## job 5009
Design DSP, start of the top module:
module DSP(A,B,C,D,CARRYIN,M,P,CARRYOUT,CARRYOUTF,CLK,OPMODE,
CEA,CEB,CEC,CED,CECARRYIN,CEM,CEP,CEOPMODE,
RSTA,RSTB,RSTC,RSTD,RSTCARRYIN,RSTM,RSTP,RSTOPMODE,
BCOUT,PCIN,PCOUT);
input[17:0] A, B, D;
input[47:0] C,PCIN;
input[7:0] OPMODE;
input CARRYIN,CLK,CEA,CEB,CEC,CECARRYIN,CED,CEM,CEP,CEOPMODE;
input RSTA,RSTB,RSTC,RSTD,RSTCARRYIN,RSTM,RSTP,RSTOPMODE;
output wire[35:0] M;
output wire[47:0] P,PCOUT;
output wire[17:0] BCOUT;
output CARRYOUT,CARRYOUTF;
parameter A0REG=0;	 
parameter A1REG=1; 
parameter B0REG=0;
parameter B1REG=1;
parameter CREG=1;
parameter DREG=1;
parameter MREG=1;
parameter PREG=1;
parameter CARRYINREG=1;
parameter CARRYOUTREG=1;
parameter OPMODEREG=1;
parameter CARRYINSEL="OPMODE5";  
parameter B_INPUT="DIRECT";  
parameter RSTTYPE="SYNC";   
wire[7:0] OPMODE_REG;
wire[17:0] D_REG;
reg[17:0] B0_IN;
wire[17:0] B0_REG;
reg[17:0] PRE_RESULT;
wire[17:0] B1_IN;
wire[17:0] B1_REG;
wire[17:0] A0_REG;
wire[17:0] A1_REG;
wire[35:0] Product_Result;
wire[35:0] M_REG;
reg[47:0] X_OUT;
reg[47:0] Z_OUT;
wire[48:0] Post_Result;
wire[47:0] C_REG;
reg Carry_IN;  
wire CIN; 
wire Carry_Out_In;
reg_mux #(.WIDTH(18), .PIPELINE(DREG), .RESET_TYPE(RSTTYPE)) DREG_INST(.in(D), .out(D_REG), .clk(CLK), .ce(CED), .rst(RSTD));
reg_mux #(.WIDTH(18), .PIPELINE(B0REG), .RESET_TYPE(RSTTYPE)) B0REG_INST(.in(B0_IN), .out(B0_REG), .clk(CLK), .ce(CEB), .rst(RSTB));
reg_mux #(.WIDTH(18), .PIPELINE(B1REG), .RESET_TYPE(RSTTYPE)) B1REG_INST(.in(B1_IN), .out(B1_REG), .clk(CLK), .ce(CEB), .rst(RSTB));
  ...
Size: roughly 3400 cells after synthesis, ~200 flip-flops, about 330 I/O pins, about 28000 um2 of cells after synthesis.
clock: 12.9 ns
lec_check: 0
cap_margin: 20
core_margin: 8
core_utilization: 40
cts_cluster_diameter: 137
cts_cluster_size: 17
gpl_routability_driven: 0
max_routing_layer: met4
place_density_lb_addon: 0.03
slew_margin: 5
tns_end_percent: 65
run.sh (not shown) runs the stock make flow with config.mk's settings and CLKGATE_MAP_FILE=.
> inputs changed (job 5009 -> job 2537)
# job 5009
export LEC_CHECK = 0
export CAP_MARGIN = 20
export CORE_MARGIN = 8
export CORE_UTILIZATION = 40
export CTS_CLUSTER_DIAMETER = 137
export CTS_CLUSTER_SIZE = 17
export GPL_ROUTABILITY_DRIVEN = 0
export MAX_ROUTING_LAYER = met4
export PLACE_DENSITY_LB_ADDON = 0.03
export SLEW_MARGIN = 5
export TNS_END_PERCENT = 65
create_clock -name core_clock -period 12.9 [get_ports {CLK}]
# job 2537
export LEC_CHECK = 0
export CAP_MARGIN = 20
export CORE_MARGIN = 2
export CORE_UTILIZATION = 69
export CTS_CLUSTER_DIAMETER = 357
export CTS_CLUSTER_SIZE = 42
export MAX_ROUTING_LAYER = met4
export PLACE_DENSITY = 0.6
export SLEW_MARGIN = 20
create_clock -name core_clock -period 5.3 [get_ports {CLK}]
[summary]
Job 2537: aborted in global routing (5_1_grt) (tool error). Job 2537 falls short of job 5009 in post-placement setup slack. Job 2537 against job 5009: area of the core lower, overall die width lower. Comparing job 2537 against job 5009, there is no change at all in share of synthesized registers carrying an async set or reset.
[inputs] job 2870 vs job 2537
# job 2537
export LEC_CHECK = 0
export CAP_MARGIN = 20
export CORE_MARGIN = 2
export CORE_UTILIZATION = 69
export CTS_CLUSTER_DIAMETER = 357
export CTS_CLUSTER_SIZE = 42
export MAX_ROUTING_LAYER = met4
export PLACE_DENSITY = 0.6
export SLEW_MARGIN = 20
create_clock -name core_clock -period 5.3 [get_ports {CLK}]
# job 2870
export LEC_CHECK = 0
export CAP_MARGIN = 20
export CORE_MARGIN = 2
export CORE_UTILIZATION = 65
export CTS_CLUSTER_SIZE = 86
export SETUP_SLACK_MARGIN = 0.09
export SLEW_MARGIN = 20
create_clock -name core_clock -period 5.9 [get_ports {CLK}]
Notes after the runs:
- The flow ran to completion for all of job 2537 and job 2870 but job 2537, which stopped partway.
- Job 2870 finished every stage; the final checks, however, were not passed, the failures being setup timing.
- Diff job 2537 -> job 2870 | floorplan die width | up by a few percent
- Summary of job 2870 over job 2537: worst-case setup slack after placement shows an increase of 620 ps, last weighted congestion value of the routability-driven placer shows a reduction of 0.086.
- As far as area share of and-or/or-and cells after synthesis goes, job 2870 and job 2537 are indistinguishable; the numbers are identical.
--- input diff job 2870..job 6630 ---
# job 2870
export LEC_CHECK = 0
export CAP_MARGIN = 20
export CORE_MARGIN = 2
export CORE_UTILIZATION = 65
export CTS_CLUSTER_SIZE = 86
export SETUP_SLACK_MARGIN = 0.09
export SLEW_MARGIN = 20
create_clock -name core_clock -period 5.9 [get_ports {CLK}]
# job 6630
export LEC_CHECK = 0
export CAP_MARGIN = 5
export CORE_MARGIN = 2
export CORE_UTILIZATION = 68
export CTS_CLUSTER_DIAMETER = 29
export CTS_CLUSTER_SIZE = 86
export HOLD_SLACK_MARGIN = -0.09
export MAX_ROUTING_LAYER = met4
export SETUP_SLACK_MARGIN = 0.73
export SLEW_MARGIN = 20
create_clock -name core_clock -period 5.9 [get_ports {CLK}]
==> comparison <==
- Total setup buffers inserted after CTS (job 2870 / job 6630): 0.79
- Job 2870 -> job 6630: post-synthesis cell count delta 0, exact match
- Re die area: job 2870 and job 6630 aren't equal, and the higher value belongs to job 2870.
- The lower post-place setup slack came out of job 2870.
- Cmp job 2870 and job 6630 / post-cts resize count / higher: job 6630
- Distinct cell type count after synthesis came out exactly the same in job 2870 and job 6630.
- Job 6630 ends up with a core utilization at floorplan that is 3.3 points higher than in job 2870.
- Seen in the log of job 6630: GRT-0232 during global routing (5_1_grt), after which the run never completed.
- NOTE placer's final routability congestion estimate job 2870->job 6630 increased slightly
- The overall die width reported for job 6630 is smaller than that of job 2870 by 2.2%.
- For the estimated wirelength of the detail-placed design, job 6630 came in 2900 um higher than job 2870 did.
- The run showing the greater instance count after placement with tap cells included is job 2870.
diff inputs: job 6630 => job 184
# job 6630
export LEC_CHECK = 0
export CAP_MARGIN = 5
export CORE_MARGIN = 2
export CORE_UTILIZATION = 68
export CTS_CLUSTER_DIAMETER = 29
export CTS_CLUSTER_SIZE = 86
export HOLD_SLACK_MARGIN = -0.09
export MAX_ROUTING_LAYER = met4
export SETUP_SLACK_MARGIN = 0.73
export SLEW_MARGIN = 20
create_clock -name core_clock -period 5.9 [get_ports {CLK}]
# job 184
export LEC_CHECK = 0
export CAP_MARGIN = 5
export CORE_MARGIN = 2
export CORE_UTILIZATION = 67
export CTS_CLUSTER_SIZE = 90
export HOLD_SLACK_MARGIN = -0.1
export MAX_ROUTING_LAYER = met4
export SETUP_SLACK_MARGIN = 0.04
export SLEW_MARGIN = 20
create_clock -name core_clock -period 5.82 [get_ports {CLK}]
### Flow results
The lower total core area of job 6630 and job 184 is in job 6630.
Max worst setup slack after placement across job 6630 and job 184: job 6630
Job 6630 → job 184: chip height increased by 1.5 um relative to the old numbers; half-perimeter wire length after detailed placement now sits lower; yosys stat cell total held steady.
Diff job 6630 -> job 184: number of synthesized flops with an enable pin shows no meaningful change, yosys stat chip area saw little to no change, area enclosed by the die boundary moved up.
Going from job 6630 to job 184, effective utilization at floorplan shrinks by 1.4 points.
Relative to job 6630, number of buffers added for setup after CTS has gone down in job 184.
Although it ran to completion, job 184 produced a layout that fails the final checks because of setup timing.
Relative to job 184, the following input files were edited for job 1994:
# job 184
export LEC_CHECK = 0
export CAP_MARGIN = 5
export CORE_MARGIN = 2
export CORE_UTILIZATION = 67
export CTS_CLUSTER_SIZE = 90
export HOLD_SLACK_MARGIN = -0.1
export MAX_ROUTING_LAYER = met4
export SETUP_SLACK_MARGIN = 0.04
export SLEW_MARGIN = 20
create_clock -name core_clock -period 5.82 [get_ports {CLK}]
# job 1994
export LEC_CHECK = 0
export ABC_AREA = 1
export CAP_MARGIN = 20
export CORE_MARGIN = 2
export CORE_UTILIZATION = 68
export PLACE_DENSITY = 0.6
export SLEW_MARGIN = 20
create_clock -name core_clock -period 8.01 [get_ports {CLK}]
Findings:
Job 1994 ended with every stage complete and zero timing, DRC or antenna violations. When job 1994 is measured against job 184, its least setup slack across all paths after layout turns out 2500 ps higher. Job 184 -> job 1994: critical path depth decreased by more than 10%. Job 1994 — global-route usage 5.1 points higher, job 184 as reference. Fraction of power consumed by combinational cells came out lower on job 1994 than on job 184. Delta (job 1994 minus job 184): wire length after detailed routing grew by about 10%, number of clock buffers in the layout shrank by 4. Against job 184 as the reference, job 1994 delivers a higher cell count in the Yosys report. When job 1994 is set beside job 184, its first-pass GRT wire length turns out to be about 25% larger.

========
run A:
DSP again, from the RTL that the note above started with.
make LEC_CHECK=0 CAP_MARGIN=20 CORE_MARGIN=2 CORE_UTILIZATION=67 CTS_CLUSTER_SIZE=90 HOLD_SLACK_MARGIN=0.29 SETUP_SLACK_MARGIN=1.47 SLEW_MARGIN=20 finish   # period 5.82 ns
Run A never completed; the flow aborted with a tool error in global routing (5_1_grt).
Inputs modified between run A and run B:
Settings: clearing CTS_CLUSTER_SIZE, which used to be 90; swapping 1.47 for -0.34 in SETUP_SLACK_MARGIN; swapping 67 for 40 in CORE_UTILIZATION; clearing HOLD_SLACK_MARGIN, which used to be 0.29; putting PLACE_DENSITY at 0.6 where nothing was set; swapping 5.82 for 7.26 in the clock period (ns, I/O delays scaled along).
==> results <==
Of run A and run B, only run A never reached the final stage.
Run A never completed; the flow aborted with a tool error in global routing (5_1_grt).
Compared with run A, in run B floorplan die area saw an increase, core utilization before placement saw a decrease, HPWL reported at the end of detailed placement saw a decrease.
Run B — overall die width 60 µm higher, run A as reference
In run B relative to run A, height of the die had gone up by more than a quarter.
Going from run A to run B, post-detailed-placement cell area down 260 µm²; area of the core went up.
The inputs of run C differ from those of run B as listed below.
Settings: SETUP_SLACK_MARGIN no longer set, was -0.34; TNS_END_PERCENT now 5, previously not set; CORE_UTILIZATION now 68, was 40; ABC_AREA now 1, previously not set; CTS_CLUSTER_SIZE now 99, previously not set; the clock period (ns, I/O delays scaled along) now 3.15, was 7.26.
==> comparison <==
- No final results exist for run C, since it was stopped by error GRT-0116 during global routing (5_1_grt).
- Cell count after synthesis | run C above run B
- Summary of run C over run B: aoi/oai-family share of the synthesized area saw a decrease, floorplan-stage core utilization increased 29 points.
- From run B to run C the numbers moved as follows: placement-stage worst setup slack -2930 ps, count of cells resized by post-cts repair +322, placed instance count +43%, vertical die dimension -about 19%, number of synthesized register bits ~0 delta.
- Total die area, run C and run B: higher on run B
### run C -> run D
Settings: TNS_END_PERCENT no longer set, was 5; MAX_ROUTING_LAYER now met4, previously not set; CTS_CLUSTER_SIZE no longer set, was 99; ABC_AREA no longer set, was 1; CORE_UTILIZATION now 58, was 68; the clock period (ns, I/O delays scaled along) now 5.3, was 3.15.
Findings:
Finished, but not clean: run D, with negative setup slack. Sort run C and run D by area reported by Yosys stat, descending, and run C comes first. When run D is set beside run C, its share of synthesized cell area in and-or and or-and compound cells turns out to be 2.1 points larger. Run D against run C; core region area is up by a few percent. Between run C and run D, netlist area before placement is lower for run D, run C comes in above that. Re synthesized cell count: run D is 32% down on run C.
Input changes introduced in run E (baseline for comparison: run D):
Settings: changing CORE_UTILIZATION from 58 to 40; removing MAX_ROUTING_LAYER (formerly met4); changing the clock period (ns, I/O delays scaled along) from 5.3 to 7.26.
--- outcome ---
Both conditions hold for run E: the flow ran to the end and the final layout passed the timing, DRC and antenna checks.
Relative to run D, initial antenna violation count has decreased by 2 in run E.
Compared with run D, in run E placement row count rose by 22%; slew of the pin with the lowest slew margin fell by 120 ps.
Density: run E sparser than run D
Run E -> run D: synthesized cell count delta 0, exact match
Run E vs. run D: sequential power moved down, synthesized area level, synthesis-to-layout area growth moved down, met1 routed wirelength after detailed routing moved up.
Data arrival time of the worst path: run E higher than run D

========
exp/yarrow:
Starting RTL as in the previous note.
export LEC_CHECK = 0
export ABC_AREA = 1
export CAP_MARGIN = 20
export CORE_ASPECT_RATIO = 0.5
export CORE_MARGIN = 2
export CORE_UTILIZATION = 40
export CTS_CLUSTER_DIAMETER = 381
export CTS_CLUSTER_SIZE = 44
export MAX_ROUTING_LAYER = met4
export PLACE_DENSITY_LB_ADDON = 0.0
export SETUP_SLACK_MARGIN = 0.64
export SLEW_MARGIN = 20
create_clock -name core_clock -period 8.0 [get_ports {CLK}]
exp/yarrow completed end to end with timing, DRC and antenna clean.
[inputs] exp/pepper vs exp/yarrow
Settings: HOLD_SLACK_MARGIN newly set to 0.27; MIN_ROUTING_LAYER newly set to met2; TNS_END_PERCENT newly set to 60; SETUP_SLACK_MARGIN removed (was 0.64); CTS_CLUSTER_DIAMETER changed from 381 to 371; CORE_MARGIN changed from 2 to 9; CELL_PAD_IN_SITES_GLOBAL_PLACEMENT newly set to 2; CTS_CLUSTER_SIZE changed from 44 to 48; PLACE_DENSITY_LB_ADDON removed (was 0.0); CELL_PAD_IN_SITES_DETAIL_PLACEMENT newly set to 2; PLACE_DENSITY newly set to 0.47; GPL_TIMING_DRIVEN newly set to 0; CORE_UTILIZATION changed from 40 to 22; CORE_ASPECT_RATIO removed (was 0.5); MAX_ROUTING_LAYER removed (was met4).
Site row count grows by more than half when moving from exp/yarrow to exp/pepper.
HPWL after detailed placement went up by more than half going from exp/yarrow to exp/pepper.
Going from exp/yarrow to exp/pepper, the routed length per placed instance was found to have gone up by about 35%.
Where tightest hold margin is concerned, exp/yarrow is outperformed by exp/pepper.
Fmax: exp/pepper below exp/yarrow
MREG_INST.out[25] as the capturing element of the worst setup path was reported by exp/yarrow, and MREG_INST.out[34] by exp/pepper.
Design area in exp/pepper is about 5% higher than in exp/yarrow
exp/yarrow has a lower relative area change from synthesis to final layout than exp/pepper.
Diff exp/yarrow..exp/pepper | share of the synthesized netlist area taken by xor and xnor gates | unchanged
Setup slack: higher on exp/yarrow
Modified inputs, exp/violet compared to exp/pepper
Settings: removing CTS_CLUSTER_DIAMETER (formerly 371); removing MIN_ROUTING_LAYER (formerly met2); setting SETUP_SLACK_MARGIN to -0.69 for the first time; changing CTS_CLUSTER_SIZE from 48 to 74; removing CELL_PAD_IN_SITES_GLOBAL_PLACEMENT (formerly 2); removing HOLD_SLACK_MARGIN (formerly 0.27); removing CELL_PAD_IN_SITES_DETAIL_PLACEMENT (formerly 2); removing ABC_AREA (formerly 1); changing CORE_UTILIZATION from 22 to 40; removing GPL_TIMING_DRIVEN (formerly 0).
==> results <==
Sort exp/pepper and exp/violet by sequential cell area fraction in the yosys report, descending, and exp/violet comes first. Final setup violation count came out exactly the same in exp/pepper and exp/violet. exp/violet reports its most crowded layer after global routing as met2 while exp/pepper reports met3. What exp/pepper reported for cell depth of the worst setup path has to be multiplied by 0.909 to get the figure for exp/violet. In exp/violet, the number of port buffers came out 10 above the value in exp/pepper. Max synthesized area per cell across exp/pepper and exp/violet: exp/violet. Lower multi-input gate share of total cell area was reported by exp/pepper, not exp/violet. Flop share of the area is higher on exp/violet. Against exp/pepper, exp/violet reports a minimum clock period after layout that is lower.
Setup changes, exp/violet to exp/juniper
Settings: swapping 0.47 for 0.6 in PLACE_DENSITY; clearing TNS_END_PERCENT, which used to be 60; swapping 9 for 2 in CORE_MARGIN; clearing CTS_CLUSTER_SIZE, which used to be 74; clearing SETUP_SLACK_MARGIN, which used to be -0.69; swapping 40 for 64 in CORE_UTILIZATION; swapping 8.0 for 7.26 in the clock period (ns, I/O delays scaled along).
Results
- Hold slack, exp/juniper and exp/violet, lower one = exp/violet.
- When the final numbers for exp/juniper and exp/violet were put side by side, the share of the core filled by cells before placement turned out to be greater in exp/juniper.
- Relative to exp/violet, met2 track demand over resource has increased by 22 points in exp/juniper.
Modified inputs, exp/umber compared to exp/juniper
Settings: ABC_AREA: unset -> 1; CTS_CLUSTER_DIAMETER: unset -> 239; CTS_CLUSTER_SIZE: unset -> 98; CORE_UTILIZATION: 64 -> 66; the clock period (ns, I/O delays scaled along): 7.26 -> 4.66.
Results
Across exp/juniper and exp/umber, a clean result was obtained everywhere but in exp/umber. Number of flops mapped to enable cells by yosys delta (exp/umber -> exp/juniper): insignificant. Taking exp/umber over exp/juniper, the synthesized cell count ratio works out to 1.5. Sum of net half-perimeters after detailed placement ends up higher on exp/umber. Mux cell area share after synthesis: exp/umber < exp/juniper. The cell area after synthesis in exp/umber is 1.12 times that in exp/juniper. exp/umber vs. exp/juniper: vertical die dimension shows an increase of 8.4 um, count of standard-cell rows shows an increase of about 4%, parity-gate share of the synthesized area counting xor and xnor cells shows a reduction of 2.4 points, worst slack at placement shows a reduction of 1.14 ns. Between exp/umber and exp/juniper, it is exp/umber whose average instance area after synthesis is lower, by about 24%.
Power and IR drop assume default switching activity.
